Setup of build 59:
## sys_ref_core
module sys_ref_core #(parameter DATA_WIDTH = 8, ADDR_WIDTH = 4)
(
 input   wire                      CLK,
 input   wire                      RST,             
 input   wire  [DATA_WIDTH-1:0]    UART_RX_DATA,
 input   wire                      UART_RX_Valid,
 input   wire                      FIFO_FULL,
 output  wire  [DATA_WIDTH-1:0]    FIFO_WR_DATA,
 output  wire                      FIFO_WR_INC,
 output  wire  [DATA_WIDTH-1:0]    UART_Config,
 output  wire  [DATA_WIDTH-1:0]    Div_Ratio,
 output  wire                      CLKDIV_EN
);
Size in the first run: about 1900 cells after synthesis, roughly 180 flip-flops, roughly 38 I/O pins, roughly 17000 um2 of cells after synthesis.
clock: 13.3 ns
lec_check: 0
cap_margin: 20
core_margin: 2
core_utilization: 67
cts_cluster_diameter: 364
cts_cluster_size: 15
setup_slack_margin: 1.13
slew_margin: 20
tns_end_percent: 5
run.sh (not shown) runs the stock make flow with config.mk's settings and CLKGATE_MAP_FILE=.
Build 59 finished all stages; layout check result: FAIL, due to setup timing.
--- input diff build 59..build 72 ---
- setting CORE_ASPECT_RATIO to 0.5 for the first time
- changing CORE_UTILIZATION from 67 to 65
- removing SETUP_SLACK_MARGIN (formerly 1.13)
- setting PLACE_DENSITY to 0.6 for the first time
- removing CTS_CLUSTER_SIZE (formerly 15)
- removing CTS_CLUSTER_DIAMETER (formerly 364)
- changing the clock period (ns, I/O delays scaled along) from 13.3 to 30.0
==> results <==
Build 72 did not stop at any stage, and its layout met the timing, design-rule and antenna checks.
Build 72 vs. build 59: cell resize tally after clock tree synthesis -26; weighted congestion at the end of routability-driven global placement decreased 5.8%; global-route usage down 4.8 points.
Between build 59 and build 72, the flow reports total power draw decreasing by more than half.
On build 72: core utilization of the finished layout is 13 points lower than what build 59 gave.
For build 59, the standard cell with the maximum stage delay on the critical path was sky130_fd_sc_hd__or4b_4, unlike build 72, where it was sky130_fd_sc_hd__or4_1.
Relative to build 72, the following input files were edited for build 27:
- CORE_UTILIZATION: 65 -> 40
- CTS_CLUSTER_DIAMETER: unset -> 134
- CTS_CLUSTER_SIZE: unset -> 95
- CORE_ASPECT_RATIO: 0.5 -> unset
==> results <==
- On final worst slack, build 72 loses to build 27.
- Build 27 — antenna diode count 1 lower, build 72 as reference
- The worst hold slack across all endpoints number comes out higher for build 72 vs build 27.
- Critical-path cell with the highest stage delay: sky130_fd_sc_hd__or4_1 -> build 72, sky130_fd_sc_hd__dfrtp_1 -> build 27
- The final cell count number comes out higher for build 27 vs build 72.
- From build 72 to build 27, total DRC errors in the routed layout did not move at all.
## Diff of input files: build 83 against build 27
- setting CELL_PAD_IN_SITES_GLOBAL_PLACEMENT to 0 for the first time
- setting HOLD_SLACK_MARGIN to -0.09 for the first time
- changing CTS_CLUSTER_DIAMETER from 134 to 335
- setting CORE_ASPECT_RATIO to 0.5 for the first time
- removing PLACE_DENSITY (formerly 0.6)
- setting PLACE_DENSITY_LB_ADDON to 0.21 for the first time
- changing CTS_CLUSTER_SIZE from 95 to 88
- changing SLEW_MARGIN from 20 to 10
- changing CORE_UTILIZATION from 40 to 23
- setting GPL_ROUTABILITY_DRIVEN to 0 for the first time
==> comparison <==
Diff build 27 -> build 83 | fraction of area in registers | decrease of 0.73 points
Build 83 leaves more setup margin than build 27.
Diff build 27 -> build 83 | number of ordinary and repair buffers in the finished layout | up by a few percent
Build 83 — final hold slack 0.0078 ns higher, build 27 as reference

== oak ==
Starting RTL as in the previous note.
==> flow/config.mk <==
export PLATFORM = sky130hd
export DESIGN_NAME = sys_ref_core
export DESIGN_NICKNAME = sys_ref_core
export VERILOG_FILES = /design/flow/design.v
export SDC_FILE = /design/flow/constraint.sdc
export NUM_CORES = 4
export LEC_CHECK = 0
export CAP_MARGIN = 20
export CELL_PAD_IN_SITES_DETAIL_PLACEMENT = 0
export CELL_PAD_IN_SITES_GLOBAL_PLACEMENT = 1
export CORE_ASPECT_RATIO = 0.75
export CORE_MARGIN = 2
export CORE_UTILIZATION = 40
export CTS_CLUSTER_SIZE = 75
export GPL_TIMING_DRIVEN = 1
export MAX_ROUTING_LAYER = met4
export PLACE_DENSITY_LB_ADDON = 0.1
export SLEW_MARGIN = 0
export TNS_END_PERCENT = 15
==> flow/constraint.sdc <==
create_clock -name core_clock -period 30.0 [get_ports {CLK}]
set_input_delay 6.0000 -clock core_clock [delete_from_list [all_inputs] [get_ports {CLK}]]
set_output_delay 6.0000 -clock core_clock [all_outputs]
set_load 0.01 [all_outputs]
Looking at the reports, oak completed the entire flow and the layout it produced met the timing, design-rule and antenna checks.
Inputs modified between oak and pine:
Settings: swapping 15 for 90 in TNS_END_PERCENT; swapping 20 for 5 in CAP_MARGIN; putting GPL_ROUTABILITY_DRIVEN at 0 where nothing was set.
==> comparison <==
- pine reached the end of the flow, and the finished layout is clean on the timing, design-rule and antenna checks.
- [pine vs oak] total antenna diodes in the routed design: higher in pine
- Higher routed wire length per instance was reported by oak, not pine.
- Relative to oak, pine degrades maximum frequency from static timing analysis.
- Min signal arrival time at the worst endpoint across pine and oak: oak
- Delta (pine minus oak): worst setup slack has decreased; final cycle utilization of the critical path has increased.
- Per the comparison of pine with oak, switching part of the total power rose 0.61 points, sequential share of cell area about even, register-to-register path setup slack fell 290 ps.
For birch, these inputs were changed with respect to pine:
Settings: a change of CAP_MARGIN from 5 to 20; a deleted GPL_TIMING_DRIVEN that had been 1; a deleted MAX_ROUTING_LAYER that had been met4; a deleted GPL_ROUTABILITY_DRIVEN that had been 0; a deleted CELL_PAD_IN_SITES_DETAIL_PLACEMENT that had been 0; a deleted PLACE_DENSITY_LB_ADDON that had been 0.1; an added PLACE_DENSITY of 0.6; a deleted CELL_PAD_IN_SITES_GLOBAL_PLACEMENT that had been 1; a change of SLEW_MARGIN from 0 to 20; a deleted CORE_ASPECT_RATIO that had been 0.75; a deleted TNS_END_PERCENT that had been 90; a deleted CTS_CLUSTER_SIZE that had been 75.
==> comparison <==
- or4b_1 as the slowest library cell on the worst path was reported by pine, and dfrtp_1 by birch.
- Relative to pine, arrival time reported for the critical path endpoint has decreased by 20 ps in birch.
- Status: area occupied by registers parity (birch, pine)
- When birch is measured against pine, its part of the power in combinational logic turns out 1.2 points lower.
- birch against pine: final worst hold slack was more or less identical; relative max-transition margin went up by 11 points; power consumption went down by 2.9%; wire length went down by 5500 um; multi-input gate share of the layout cell area went up by 0.44 points.
- Compared with pine, birch shows first-pass GRT wire length lower by 5400 um.
Power and IR drop assume default switching activity.
